## gca_dlnv
module gca_dlnv(
    input [31:0]    coord0,
    input [31:0]    coord1,
    input           ld,
    input           step,
    input           CLK,
    output          FC,
    output [20:0]   ADDR
);
export LEC_CHECK = 0
export ABC_AREA = 1
export CAP_MARGIN = 10
export CORE_MARGIN = 2
export CORE_UTILIZATION = 69
export CTS_CLUSTER_DIAMETER = 50
export CTS_CLUSTER_SIZE = 100
export GPL_ROUTABILITY_DRIVEN = 0
export GPL_TIMING_DRIVEN = 1
export MIN_ROUTING_LAYER = met1
export PLACE_DENSITY_LB_ADDON = 0.18
export SLEW_MARGIN = 30
export TNS_END_PERCENT = 5
create_clock -name core_clock -period 4.19 [get_ports {CLK}]
run.sh (not shown) runs the stock make flow with config.mk's settings and CLKGATE_MAP_FILE=.
Edit:
Settings changed: ABC_AREA 1 to 0, CTS_CLUSTER_SIZE 100 to not set, GPL_TIMING_DRIVEN 1 to 0, TNS_END_PERCENT 5 to 50.
The new run passed the timing, design-rule and antenna checks.
Non-clock buffer count rises by 42.
Cell area came out lower by 3.7%.
Die size came out lower by 6.7%.
Clock-buffer cell count went down by 1.
Edit:
Settings changed: CAP_MARGIN 10 to 5, CORE_UTILIZATION 69 to 70, CTS_CLUSTER_DIAMETER 50 to 363, CTS_CLUSTER_SIZE set to 47, GPL_TIMING_DRIVEN 0 to 1, HOLD_SLACK_MARGIN set to -0.1.
=>
- The changed run passed the timing, design-rule and antenna checks
- utilization went down by 0.31 points
- worst hold slack is worse by 5.2 ps
- final area falls by 1.1%
- area after synthesis does not change
- via count went down by 2.3%
- global-route usage stays flat
- maximum frequency came out lower by 0.61%
- synthesized cell count is unchanged
Edit:
Settings changed: CAP_MARGIN 5 to 40, CORE_UTILIZATION 70 to 72, CTS_CLUSTER_DIAMETER 363 to 222, CTS_CLUSTER_SIZE 47 to 90, HOLD_SLACK_MARGIN -0.1 to not set, PLACE_DENSITY_LB_ADDON 0.18 to 0.04.
Clock period 4.19 ns to 3.73 ns, I/O delays scaled along.
- The changed run completed, yet does not pass: setup timing
- clock-buffer cell count goes up by 4
- cell count goes up by 4.5%
- via count goes up by 5.4%
- utilization goes up by 7.0 points
Edit:
Settings changed: CAP_MARGIN 40 to 10, CORE_UTILIZATION 72 to 65, CTS_CLUSTER_DIAMETER 222 to 363, CTS_CLUSTER_SIZE 90 to 47, PLACE_DENSITY_LB_ADDON 0.04 to 0.18.
Clock period 3.73 ns to 4.19 ns, I/O delays scaled along.
What happened: The changed run finished clean. Setup slack is better by 260 ps. Routed wire length drops by 7.8%. Sequential cell count is unchanged. Clock-buffer cell count drops by 3. Area after synthesis stays the same. Synthesized cell count does not change. Critical path depth drops by 6.

---

run 1:
The RTL this note starts from:
==> flow/design.v <==
module gca_dlnv(
    input [31:0]    coord0,
    input [31:0]    coord1,
    input           ld,
    input           step,
    input           CLK,
    output          FC,
    output [20:0]   ADDR
);
    reg         [15:0] x0;
    reg         [15:0] y0;
    wire        [15:0] x1;
    wire        [15:0] y1;
    reg  signed [15:0] dx, dy;
    reg  signed [15:0] sx, sy;
    reg  signed [15:0] error;
    wire signed [15:0] e2;
    assign x1 = {5'b0, coord1[10:0]};
    assign y1 = {6'b0, coord1[20:11]};
    assign e2 = error <<< 1;
    assign ADDR = {y0[9:0], x0[10:0]};
    assign FC = !ld && (x0 == x1 && y0 == y1 || e2 >= dy && x0 == x1 || e2 <= dx && y0 == y1);
    always @(posedge CLK) begin
        if(ld) begin
            x0 <= {5'b0, coord0[10:0]};
            y0 <= {6'b0, coord0[20:11]};
            sx <= (x0 > x1) ? -16'd1 : 16'd1;
            sy <= (y0 > y1) ? -16'd1 : 16'd1;
            dx <= (x0 < x1) ? (x1 - x0) : (x0 - x1);
            dy <= (y1 < y0) ? (y1 - y0) : (y0 - y1);
            error <= dx + dy;
        end
        if(step && !ld) begin
            if(e2 >= dy) x0 <= x0 + sx;
            if(e2 <= dx) y0 <= y0 + sy;
            if(e2 >= dy && e2 <= dx)
                error <= error + dx + dy;
            else if(e2 >= dy)
                error <= error + dy;
            else if(e2 <= dx)
                error <= error + dx;
        end
    end
endmodule
Settings: LEC_CHECK=0, ABC_AREA=0, CAP_MARGIN=10, CORE_MARGIN=2, CORE_UTILIZATION=69, CTS_CLUSTER_DIAMETER=337, CTS_CLUSTER_SIZE=16, GPL_ROUTABILITY_DRIVEN=0, GPL_TIMING_DRIVEN=1, MIN_ROUTING_LAYER=met1, PLACE_DENSITY=0.41, SLEW_MARGIN=30, TNS_END_PERCENT=5; clock period 4.19 ns.
Run 1 ran to completion and came out clean on the timing, design-rule and antenna checks.
Input-level comparison between run 2 and run 1:
- a change of TNS_END_PERCENT from 5 to 50
- a change of CORE_UTILIZATION from 69 to 68
- a deleted PLACE_DENSITY that had been 0.41
- a change of CTS_CLUSTER_SIZE from 16 to 47
- an added PLACE_DENSITY_LB_ADDON of 0.18
- an added SETUP_SLACK_MARGIN of 1.02
- a change of CTS_CLUSTER_DIAMETER from 337 to 363
- a change of the clock period (ns, I/O delays scaled along) from 4.19 to 3.99
## What came out
Higher clock skew among run 1 and run 2: run 2. To summarise run 2: no stage aborted, but the layout did not pass its checks, failing on negative setup slack.
Input-level comparison between run 3 and run 2:
- CTS_CLUSTER_SIZE now 16, was 47
- SETUP_SLACK_MARGIN no longer set, was 1.02
- CORE_UTILIZATION now 69, was 68
- ABC_AREA now 1, was 0
- CTS_CLUSTER_DIAMETER now 50, was 363
- PLACE_DENSITY_LB_ADDON no longer set, was 0.18
- TNS_END_PERCENT now 5, was 50
- PLACE_DENSITY now 0.35, previously not set
- the clock period (ns, I/O delays scaled along) now 4.19, was 3.99
Findings:
Having completed the whole flow, run 3 delivered a layout that passed the timing, design-rule and antenna checks. Run 2: all stages done; final checks FAILED (negative setup slack). The cell area in run 3 was lower than what run 2 gave. Run 3 ended up with coord1[10] as its launching element of the worst setup path; run 2 ended up with dx[3]. Share of final layout cell area taken by non-clock buffers (higher): run 2. Run 3 vs run 2 — area enclosed by the die boundary climbed by a few percent. Changes observed in run 3 relative to run 2: final clock period utilization by the worst path went down 17 points; utilization went down 9.9 points.
The following lists how run 4 was set up differently from run 3:
- changing CAP_MARGIN from 10 to 20
- changing SLEW_MARGIN from 30 to 20
- removing GPL_TIMING_DRIVEN (formerly 1)
- removing PLACE_DENSITY (formerly 0.35)
- removing ABC_AREA (formerly 1)
- removing CTS_CLUSTER_DIAMETER (formerly 50)
- changing CORE_UTILIZATION from 69 to 11
- removing GPL_ROUTABILITY_DRIVEN (formerly 0)
- removing TNS_END_PERCENT (formerly 5)
- removing MIN_ROUTING_LAYER (formerly met1)
- removing CTS_CLUSTER_SIZE (formerly 16)
- changing the clock period (ns, I/O delays scaled along) from 4.19 to 5.19
Findings:
- Worst-case setup margin in the final layout in run 4 is 0.055 ns higher than in run 3
- When run 4 is set beside run 3, its final clock period utilization by the worst path turns out to be 0.88 points larger.
- Changes observed in run 4 relative to run 3: net count of the finished layout moved down; clock-buffer cell count moved up; critical path depth moved down; area after synthesis moved down.
The inputs of run 5 differ from those of run 4 as listed below.
- putting CTS_CLUSTER_DIAMETER at 358 where nothing was set
- swapping 11 for 72 in CORE_UTILIZATION
- swapping 20 for 30 in CAP_MARGIN
- putting PLACE_DENSITY at 0.67 where nothing was set
- swapping 5.19 for 3.78 in the clock period (ns, I/O delays scaled along)
Results
Final checks on run 5, whose flow otherwise completed, came back failing, citing negative setup slack.
Run 5 against run 4: combined area of all synthesized cells closely matched the old numbers, area overhead of the layout relative to synthesis lost 7.2 points.
| weighted congestion at the end of routability-driven global placement | run 5 vs run 4 | 22% higher |
For run 6, these inputs were changed with respect to run 5:
- changing CORE_UTILIZATION from 72 to 40
- removing CTS_CLUSTER_DIAMETER (formerly 358)
- changing CAP_MARGIN from 30 to 20
- removing PLACE_DENSITY (formerly 0.67)
- changing the clock period (ns, I/O delays scaled along) from 3.78 to 4.56
Results
Across run 5 and run 6, a clean result was obtained everywhere but in run 5. Launch point of the worst path = dx[1]: run 5; launch point of the worst path = coord1[8]: run 6. Comparing run 6 against run 5, there is no change at all in Yosys chip area. Run 6 vs. run 5: met1 demand-to-capacity share in global routing dropped 17 points; worst setup slack climbed 0.32 ns; end-of-flow core utilization dropped 39 points; post-synthesis to final-layout area growth dropped 2.6 points.

---

P:
RTL: the design.v shown in full above, as it stands there.
clock: 4.27 ns
lec_check: 0
abc_area: 1
cap_margin: 15
cell_pad_in_sites_global_placement: 1
core_aspect_ratio: 1.45
core_margin: 5
core_utilization: 32
cts_cluster_diameter: 356
gpl_routability_driven: 1
gpl_timing_driven: 0
hold_slack_margin: 0.03
min_routing_layer: met2
place_density_lb_addon: 0.18
slew_margin: 20
tns_end_percent: 55
## Diff of input files: Q against P
# P
export LEC_CHECK = 0
export ABC_AREA = 1
export CAP_MARGIN = 15
export CELL_PAD_IN_SITES_GLOBAL_PLACEMENT = 1
export CORE_ASPECT_RATIO = 1.45
export CORE_MARGIN = 5
export CORE_UTILIZATION = 32
export CTS_CLUSTER_DIAMETER = 356
export GPL_ROUTABILITY_DRIVEN = 1
export GPL_TIMING_DRIVEN = 0
export HOLD_SLACK_MARGIN = 0.03
export MIN_ROUTING_LAYER = met2
export PLACE_DENSITY_LB_ADDON = 0.18
export SLEW_MARGIN = 20
export TNS_END_PERCENT = 55
create_clock -name core_clock -period 4.27 [get_ports {CLK}]
# Q
export LEC_CHECK = 0
export CAP_MARGIN = 20
export CORE_MARGIN = 2
export CORE_UTILIZATION = 40
export SLEW_MARGIN = 20
create_clock -name core_clock -period 5.0 [get_ports {CLK}]
--- outcome ---
- Looking at the reports, Q completed the entire flow and the layout it produced met the timing, design-rule and antenna checks.
- Relative to P, Q improves core area.
- Q — minimum setup slack after placement 970 ps higher, P as reference
- Amount of wire on met2 after detailed routing, P and Q: smaller value in Q
- Compared to P, Q has synthesized cell count 426 lower.

---

// gca_dlnv: RTL as listed in full above, without the edits since
clock: 2.53 ns
lec_check: 0
cap_margin: 20
core_margin: 2
core_utilization: 58
slew_margin: 20
The first run never finished: it broke off in 5_1_grt, error GRT-0232.
Rerun with:
Settings changed: CAP_MARGIN 20 to 5, CORE_UTILIZATION 58 to 72, CTS_CLUSTER_SIZE set to 99.
Clock period 2.53 ns to 4.06 ns, I/O delays scaled along.
Now the flow finished with timing, DRC and antenna clean.
Die area is lower by about a fifth.
Area after synthesis does not change.
Synthesized cell count does not change.

---

## the baseline
// gca_dlnv: RTL as listed in full above, without the edits since
make LEC_CHECK=0 CAP_MARGIN=15 CORE_MARGIN=2 CORE_UTILIZATION=72 SETUP_SLACK_MARGIN=-0.27 SLEW_MARGIN=20 finish   # period 3.9 ns
Nothing crashed in the baseline and all stages finished; the problem is that the final layout failed, the offending checks being negative setup slack.
The following lists how the candidate was set up differently from the baseline:
- swapping 72 for 60 in CORE_UTILIZATION
- swapping 15 for 20 in CAP_MARGIN
- putting CTS_CLUSTER_DIAMETER at 94 where nothing was set
- clearing SETUP_SLACK_MARGIN, which used to be -0.27
- putting ABC_AREA at 1 where nothing was set
- swapping 3.9 for 2.75 in the clock period (ns, I/O delays scaled along)
==> results <==
The candidate ends up with a logic share of the area that is 6.1 points lower than in the baseline.
Note that the non-clock buffer count recorded for the candidate amounts to 2.4 times the value seen in the baseline.
Final checks on the candidate, whose flow otherwise completed, came back failing, citing negative setup slack.
Routing usage on met3: the candidate lower than the baseline
Tap cell count, the candidate and the baseline, higher one = the candidate.
From the baseline to the candidate the numbers moved as follows: final standard cell utilization of the core lost 1.2 points, final worst hold slack now smaller, period utilization increased by 15 points relative to the old numbers, chip area line of the yosys report shows an increase of 770 um2.
A launch point of the critical path of dx[14]$_DFFE_PP_ is what the baseline shows, while dx[4]$_DFFE_PP_ belongs to the candidate.
Looking at critical path depth, the candidate sits 7 higher than the baseline does.

---

## the reference run
// gca_dlnv: RTL as listed in full above, without the edits since
clock: 5.0 ns
lec_check: 0
cap_margin: 20
core_margin: 10
core_utilization: 40
cts_cluster_diameter: 397
cts_cluster_size: 98
place_density: 0.38
slew_margin: 20
tns_end_percent: 5
Edits applied to the flow inputs when going from the reference run to the trial run:
- CTS_CLUSTER_DIAMETER: 397 -> 100
- PLACE_DENSITY: 0.38 -> 0.91
- CORE_UTILIZATION: 40 -> 30
- CORE_MARGIN: 10 -> 7
- CTS_CLUSTER_SIZE: 98 -> 15
==> comparison <==
The trial run did not stop at any stage, and its layout met the timing, design-rule and antenna checks.
Delta (the trial run minus the reference run): count of placed standard cells in the final layout, fillers left out higher; floorplan die width increased by 10% relative to the old numbers.
Relative to the reference run, fraction of met2 tracks used by global routing has gone down in the trial run.
Final area, the trial run vs the reference run: up slightly
Comparing the reference run and the trial run, the higher hold slack was measured on the trial run.
In the flow results for the reference run and the trial run, the via-per-instance ratio is smaller on the trial run.
STATUS iteration-0 DRC count of the detailed router: the trial run loses against the reference run
The trial run ended up with a lower global-route usage than the reference run did.

---

Setup of JK:
RTL: the design.v shown in full above, as it stands there.
make LEC_CHECK=0 CAP_MARGIN=20 CORE_MARGIN=2 CORE_UTILIZATION=39 SLEW_MARGIN=20 finish   # period 4.56 ns
Relative to JK, the following input files were edited for MS:
- TNS_END_PERCENT now 40, previously not set
- SLEW_MARGIN now 10, was 20
- CORE_UTILIZATION now 40, was 39
- the clock period (ns, I/O delays scaled along) now 5.0, was 4.56
### Flow results
MS ends up with a design area that is 60 um2 lower than in JK. Going from JK to MS, total number of H-tree levels neither gained nor lost much, transition time at the pin with the least slew margin lost 0.14 ns, final cell count lost about 0.8%.
Here is what was changed in the inputs of AL compared with MS.
- HOLD_SLACK_MARGIN newly set to -0.09
- PLACE_DENSITY_LB_ADDON newly set to 0.12
- SLEW_MARGIN changed from 10 to 0
- TNS_END_PERCENT changed from 40 to 5
- CTS_CLUSTER_SIZE newly set to 15
- CTS_CLUSTER_DIAMETER newly set to 395
- CORE_UTILIZATION changed from 40 to 30
Findings:
- Changes observed in AL relative to MS: detail-routed via count per cell moved down.
- Setup slack after placement in AL is 0.091 ns lower than in MS
- Re per-cell routed wire length: MS and AL aren't equal, and the higher value belongs to AL.
- Final layout net count of MS is on par with AL.
- Taking MS as the reference, in AL number of buffers other than clock buffers in the final layout increased 4.5%, horizontal die dimension increased about 15%.
Input-level comparison between TR and AL:
- CTS_CLUSTER_DIAMETER removed (was 395)
- SLEW_MARGIN changed from 0 to 20
- HOLD_SLACK_MARGIN removed (was -0.09)
- TNS_END_PERCENT removed (was 5)
- CTS_CLUSTER_SIZE removed (was 15)
- PLACE_DENSITY_LB_ADDON removed (was 0.12)
- CORE_UTILIZATION changed from 30 to 50
- SETUP_SLACK_MARGIN newly set to 0.73
- the clock period (ns, I/O delays scaled along) changed from 5.0 to 2.53
Findings:
To summarise TR: no stage aborted, but the layout did not pass its checks, failing on setup timing. Compared with AL, TR shows a higher final weighted congestion of routability-driven global placement. What AL reported for fill cell total of the finished layout has to be multiplied by 0.37 to get the figure for TR. From TR to AL, top-level I/O count did not move at all. When TR is set beside AL, its utilization turns out to be 47 points larger. Cell resize tally after clock tree synthesis in TR is 191 above AL. Where first-pass GRT wire length is concerned, AL is better than TR. In the reports for AL and TR, the larger maximum number of pins on one net before global-route repair belongs to AL.
